Design IExecute, start of the top module:
module IExecute #(
   parameter N_BITS = 32,
   parameter N_BITS_REG = 5,
   parameter N_OPCODE = 6
)
(  input i_clk, i_reset,
   input  i_exec_mode,
   input  i_step,
   input [1:0] i_aluOP,  
   input i_aluSrc,
   input [N_BITS-1:0] i_datoLeido1,  
   input [N_BITS-1:0] i_datoLeido2,
   input [N_BITS-1:0] i_datoExtSigno,
   input [N_BITS-1:0] i_instruccion,  
   input [N_BITS_REG-1:0] i_rt_id,  
   input [N_BITS_REG-1:0] i_rd_id,  
   input [N_BITS_REG-1:0] i_rt_OR_rd,  
   input [N_BITS_REG-1:0] i_rd_EX_MEM,  
   input [N_BITS_REG-1:0] i_rd_MEM_WB,  
   input [N_BITS_REG-1:0] i_rs_id,      
   input [N_BITS-1:0] i_wbData,
   input [N_BITS-1:0] i_memData,
   input i_memToReg,
   input i_regWrite_EX_MEM,
   input i_regWrite_MEM_WB,
   input [1:0] i_branch,
   input i_memWrite,
   input [1:0]i_memRead,
   input i_regWrite,
   input i_halt,
   output reg [N_BITS-1:0] o_instruccion,
   output reg  o_ceroSignal,
   output reg  [N_BITS-1:0] o_aluResult,
   output reg [N_BITS-1:0] o_datoLeido2,
   output reg [N_BITS_REG-1:0] o_rd_data,  
   output reg [N_BITS_REG-1:0] o_rt_OR_rd,
   output reg o_memToReg,
   output reg [1:0] o_branch,
   output reg o_memWrite,
   output reg o_memRead,
   output reg o_regWrite,
   output reg o_halt
);
   wire  [N_BITS-1:0] w_aluResult;
   wire  w_ceroSignal;
   wire [1:0] w_forwardA;
   wire [1:0] w_forwardB;
   reg [N_BITS-1:0] dato1ALU;  
   reg [N_BITS-1:0] dato2ALU;  
   reg [N_BITS-1:0] dato2_preALU;  
   wire [N_OPCODE-1:0] aluOpcode;  
   reg memToReg;
   reg regWrite_EX_MEM;
   reg regWrite_MEM_WB;
   reg branch;
   reg memWrite;
   reg memRead;
  ...
For scale: about 110 flip-flops, about 20000 sq um of cells after synthesis.
Settings: LEC_CHECK=0, CAP_MARGIN=20, CORE_MARGIN=2, CORE_UTILIZATION=40, SLEW_MARGIN=20; clock period 10.8 ns.
run.sh (not shown) runs the stock make flow with config.mk's settings and CLKGATE_MAP_FILE=.
Then changed:
- ABC_AREA: unset -> 1
- CORE_ASPECT_RATIO: unset -> 0.5
- CORE_UTILIZATION: 40 -> 72
- CTS_CLUSTER_DIAMETER: unset -> 224
- CTS_CLUSTER_SIZE: unset -> 98
- PLACE_DENSITY: unset -> 0.36
- TNS_END_PERCENT: unset -> 40
- clock period: 10.8 -> 5.23 ns (I/O delays scaled with it)
=>
- This time the run did not get past global placement (3_3_place_gp) with GPL-0301
- synthesized area came out higher slightly
- die area falls by well over a third
- synthesized cell count rises by a quarter to a third
Then changed:
- ABC_AREA: 1 -> unset
- CORE_ASPECT_RATIO: 0.5 -> unset
- CORE_UTILIZATION: 72 -> 40
- CTS_CLUSTER_DIAMETER: 224 -> 226
- CTS_CLUSTER_SIZE: 98 -> 100
- PLACE_DENSITY: 0.36 -> unset
- TNS_END_PERCENT: 40 -> 15
- clock period: 5.23 -> 12.0 ns (I/O delays scaled with it)
This time the run finished clean.
Die area grows by about 80%.
Synthesized cell count shrinks by about 20%.
Synthesized area shrinks by 0.68%.

---

Starting RTL as in the previous note.
// IExecute
module IExecute #(
   parameter N_BITS = 32,
   parameter N_BITS_REG = 5,
   parameter N_OPCODE = 6
)
(  input i_clk, i_reset,
   input  i_exec_mode,
   input  i_step,
   input [1:0] i_aluOP,  
   input i_aluSrc,
   input [N_BITS-1:0] i_datoLeido1,  
   input [N_BITS-1:0] i_datoLeido2,
   input [N_BITS-1:0] i_datoExtSigno,
   input [N_BITS-1:0] i_instruccion,  
   input [N_BITS_REG-1:0] i_rt_id,  
   input [N_BITS_REG-1:0] i_rd_id,  
   input [N_BITS_REG-1:0] i_rt_OR_rd,  
   input [N_BITS_REG-1:0] i_rd_EX_MEM,  
   input [N_BITS_REG-1:0] i_rd_MEM_WB,  
   input [N_BITS_REG-1:0] i_rs_id,      
   input [N_BITS-1:0] i_wbData,
   input [N_BITS-1:0] i_memData,
   input i_memToReg,
   input i_regWrite_EX_MEM,
   input i_regWrite_MEM_WB,
   input [1:0] i_branch,
   input i_memWrite,
   input [1:0]i_memRead,
   input i_regWrite,
   input i_halt,
   output reg [N_BITS-1:0] o_instruccion,
  ...
Settings: LEC_CHECK=0, CAP_MARGIN=20, CORE_MARGIN=2, CORE_UTILIZATION=72, CTS_CLUSTER_SIZE=98, PLACE_DENSITY=0.36, SLEW_MARGIN=20, TNS_END_PERCENT=40; clock period 5.23 ns.
The first run stopped in detailed placement (3_5_place_dp) with DPL-0038.
==> next run, changes <==
- ABC_AREA: not set -> 1
- CORE_UTILIZATION: 72 -> 40
- CTS_CLUSTER_SIZE: 98 -> 35
- GPL_ROUTABILITY_DRIVEN: not set -> 0
- GPL_TIMING_DRIVEN: not set -> 0
- PLACE_DENSITY: 0.36 -> not set
- TNS_END_PERCENT: 40 -> not set
- clock period: 5.23 -> 12.0 ns (I/O delays scaled with it)
What happened: With this change the flow finished clean. Synthesized cell count rises by 27%. Area after synthesis goes up by 0.68%. Die size rose by 79%.

---

== run A ==
IExecute again, from the RTL that the note above started with.
==> flow/design.v (excerpt) <==
module IExecute #(
   parameter N_BITS = 32,
   parameter N_BITS_REG = 5,
   parameter N_OPCODE = 6
)
(  input i_clk, i_reset,
   input  i_exec_mode,
   input  i_step,
   input [1:0] i_aluOP,  
   input i_aluSrc,
   input [N_BITS-1:0] i_datoLeido1,  
   input [N_BITS-1:0] i_datoLeido2,
   input [N_BITS-1:0] i_datoExtSigno,
   input [N_BITS-1:0] i_instruccion,  
   input [N_BITS_REG-1:0] i_rt_id,  
   input [N_BITS_REG-1:0] i_rd_id,  
   input [N_BITS_REG-1:0] i_rt_OR_rd,  
   input [N_BITS_REG-1:0] i_rd_EX_MEM,  
   input [N_BITS_REG-1:0] i_rd_MEM_WB,  
   input [N_BITS_REG-1:0] i_rs_id,      
   input [N_BITS-1:0] i_wbData,
   input [N_BITS-1:0] i_memData,
   input i_memToReg,
   input i_regWrite_EX_MEM,
   input i_regWrite_MEM_WB,
   input [1:0] i_branch,
   input i_memWrite,
   input [1:0]i_memRead,
   input i_regWrite,
   input i_halt,
   output reg [N_BITS-1:0] o_instruccion,
   output reg  o_ceroSignal,
   output reg  [N_BITS-1:0] o_aluResult,
   output reg [N_BITS-1:0] o_datoLeido2,
   output reg [N_BITS_REG-1:0] o_rd_data,  
   output reg [N_BITS_REG-1:0] o_rt_OR_rd,
  ...
==> flow/config.mk <==
export PLATFORM = sky130hd
export DESIGN_NAME = IExecute
export DESIGN_NICKNAME = IExecute
export VERILOG_FILES = /design/flow/design.v
export SDC_FILE = /design/flow/constraint.sdc
export NUM_CORES = 4
export LEC_CHECK = 0
export ABC_AREA = 0
export CAP_MARGIN = 20
export CORE_ASPECT_RATIO = 1.44
export CORE_MARGIN = 2
export CORE_UTILIZATION = 72
export CTS_CLUSTER_SIZE = 98
export PLACE_DENSITY = 0.7
export SLEW_MARGIN = 20
export TNS_END_PERCENT = 40
==> flow/constraint.sdc <==
create_clock -name core_clock -period 5.57 [get_ports {i_clk}]
set_input_delay 1.1140 -clock core_clock [delete_from_list [all_inputs] [get_ports {i_clk}]]
set_output_delay 1.1140 -clock core_clock [all_outputs]
set_load 0.01 [all_outputs]
Seen in the log of run A: DPL-0038 during detailed placement (3_5_place_dp), after which the run never completed.
Modified inputs, run B compared to run A
# run A
export LEC_CHECK = 0
export ABC_AREA = 0
export CAP_MARGIN = 20
export CORE_ASPECT_RATIO = 1.44
export CORE_MARGIN = 2
export CORE_UTILIZATION = 72
export CTS_CLUSTER_SIZE = 98
export PLACE_DENSITY = 0.7
export SLEW_MARGIN = 20
export TNS_END_PERCENT = 40
create_clock -name core_clock -period 5.57 [get_ports {i_clk}]
# run B
export LEC_CHECK = 0
export CAP_MARGIN = 35
export CELL_PAD_IN_SITES_GLOBAL_PLACEMENT = 3
export CORE_ASPECT_RATIO = 0.78
export CORE_MARGIN = 10
export CORE_UTILIZATION = 40
export CTS_CLUSTER_DIAMETER = 353
export CTS_CLUSTER_SIZE = 56
export GPL_TIMING_DRIVEN = 0
export MAX_ROUTING_LAYER = met4
export MIN_ROUTING_LAYER = met2
export SLEW_MARGIN = 20
export TNS_END_PERCENT = 30
create_clock -name core_clock -period 19.1 [get_ports {i_clk}]
- Run B did not make it past global placement (3_3_place_gp), where a tool error ended it.
- Diff run A -> run B: overall die width climbed 91%; synthesized area per cell stayed essentially flat; die size up 100%.
- Comparing run A with run B, the flip-flop and latch count after synthesis came out essentially unchanged.
## Diff of input files: run C against run B
# run B
export LEC_CHECK = 0
export CAP_MARGIN = 35
export CELL_PAD_IN_SITES_GLOBAL_PLACEMENT = 3
export CORE_ASPECT_RATIO = 0.78
export CORE_MARGIN = 10
export CORE_UTILIZATION = 40
export CTS_CLUSTER_DIAMETER = 353
export CTS_CLUSTER_SIZE = 56
export GPL_TIMING_DRIVEN = 0
export MAX_ROUTING_LAYER = met4
export MIN_ROUTING_LAYER = met2
export SLEW_MARGIN = 20
export TNS_END_PERCENT = 30
create_clock -name core_clock -period 19.1 [get_ports {i_clk}]
# run C
export LEC_CHECK = 0
export ABC_AREA = 0
export CAP_MARGIN = 15
export CELL_PAD_IN_SITES_DETAIL_PLACEMENT = 0
export CELL_PAD_IN_SITES_GLOBAL_PLACEMENT = 3
export CORE_ASPECT_RATIO = 0.93
export CORE_MARGIN = 2
export CORE_UTILIZATION = 26
export CTS_CLUSTER_SIZE = 62
export GPL_ROUTABILITY_DRIVEN = 0
export GPL_TIMING_DRIVEN = 0
export MIN_ROUTING_LAYER = met2
export SLEW_MARGIN = 20
create_clock -name core_clock -period 6.38 [get_ports {i_clk}]
Results
- Reported for run B and run C, area after synthesis turned out identical to the last digit.
- Share of synthesized area spent on multiplexers came out exactly the same in run B and run C.
- Run C ends up with a vertical die dimension that is 25% higher than in run B.
- Run C did not finish; the tool stopped in global routing (5_1_grt) with error GRT-0116.
- Compared to run B, run C was floorplanned on a bigger die.
- Chip width for run C: 6.7% up relative to run B
Edits applied to the flow inputs when going from run C to run D:
# run C
export LEC_CHECK = 0
export ABC_AREA = 0
export CAP_MARGIN = 15
export CELL_PAD_IN_SITES_DETAIL_PLACEMENT = 0
export CELL_PAD_IN_SITES_GLOBAL_PLACEMENT = 3
export CORE_ASPECT_RATIO = 0.93
export CORE_MARGIN = 2
export CORE_UTILIZATION = 26
export CTS_CLUSTER_SIZE = 62
export GPL_ROUTABILITY_DRIVEN = 0
export GPL_TIMING_DRIVEN = 0
export MIN_ROUTING_LAYER = met2
export SLEW_MARGIN = 20
create_clock -name core_clock -period 6.38 [get_ports {i_clk}]
# run D
export LEC_CHECK = 0
export CAP_MARGIN = 20
export CORE_MARGIN = 2
export CORE_UTILIZATION = 40
export HOLD_SLACK_MARGIN = -0.09
export SLEW_MARGIN = 20
export TNS_END_PERCENT = 60
create_clock -name core_clock -period 12.0 [get_ports {i_clk}]
Notes after the runs:
- Of run C and run D, just one finished clean: run D.
- The log for run C ends in global routing (5_1_grt) with error GRT-0116, so the run never completed.
- Post-placement setup slack for run D: 5.77 ns up relative to run C
- From run C to run D, number of clock buffers inserted by TritonCTS did not move at all.
- Looking at port buffer count, run D sits 0.86% above run C.
- Measured against run D, the core box area of run C comes out at 1.5 times the reference value.
- From run C to run D, count of mapped cells out of synthesis did not move at all.
- [compare] base=run C new=run D: starting utilization of the core area now sits higher, sum of net half-perimeters after detailed placement now sits lower.
- Comparing run D against run C, there is no change at all in number of enable flip-flop cells.
- Run C fits on a die that is larger than the die of run D.
- Instance area at placement came out lower on run D than on run C.
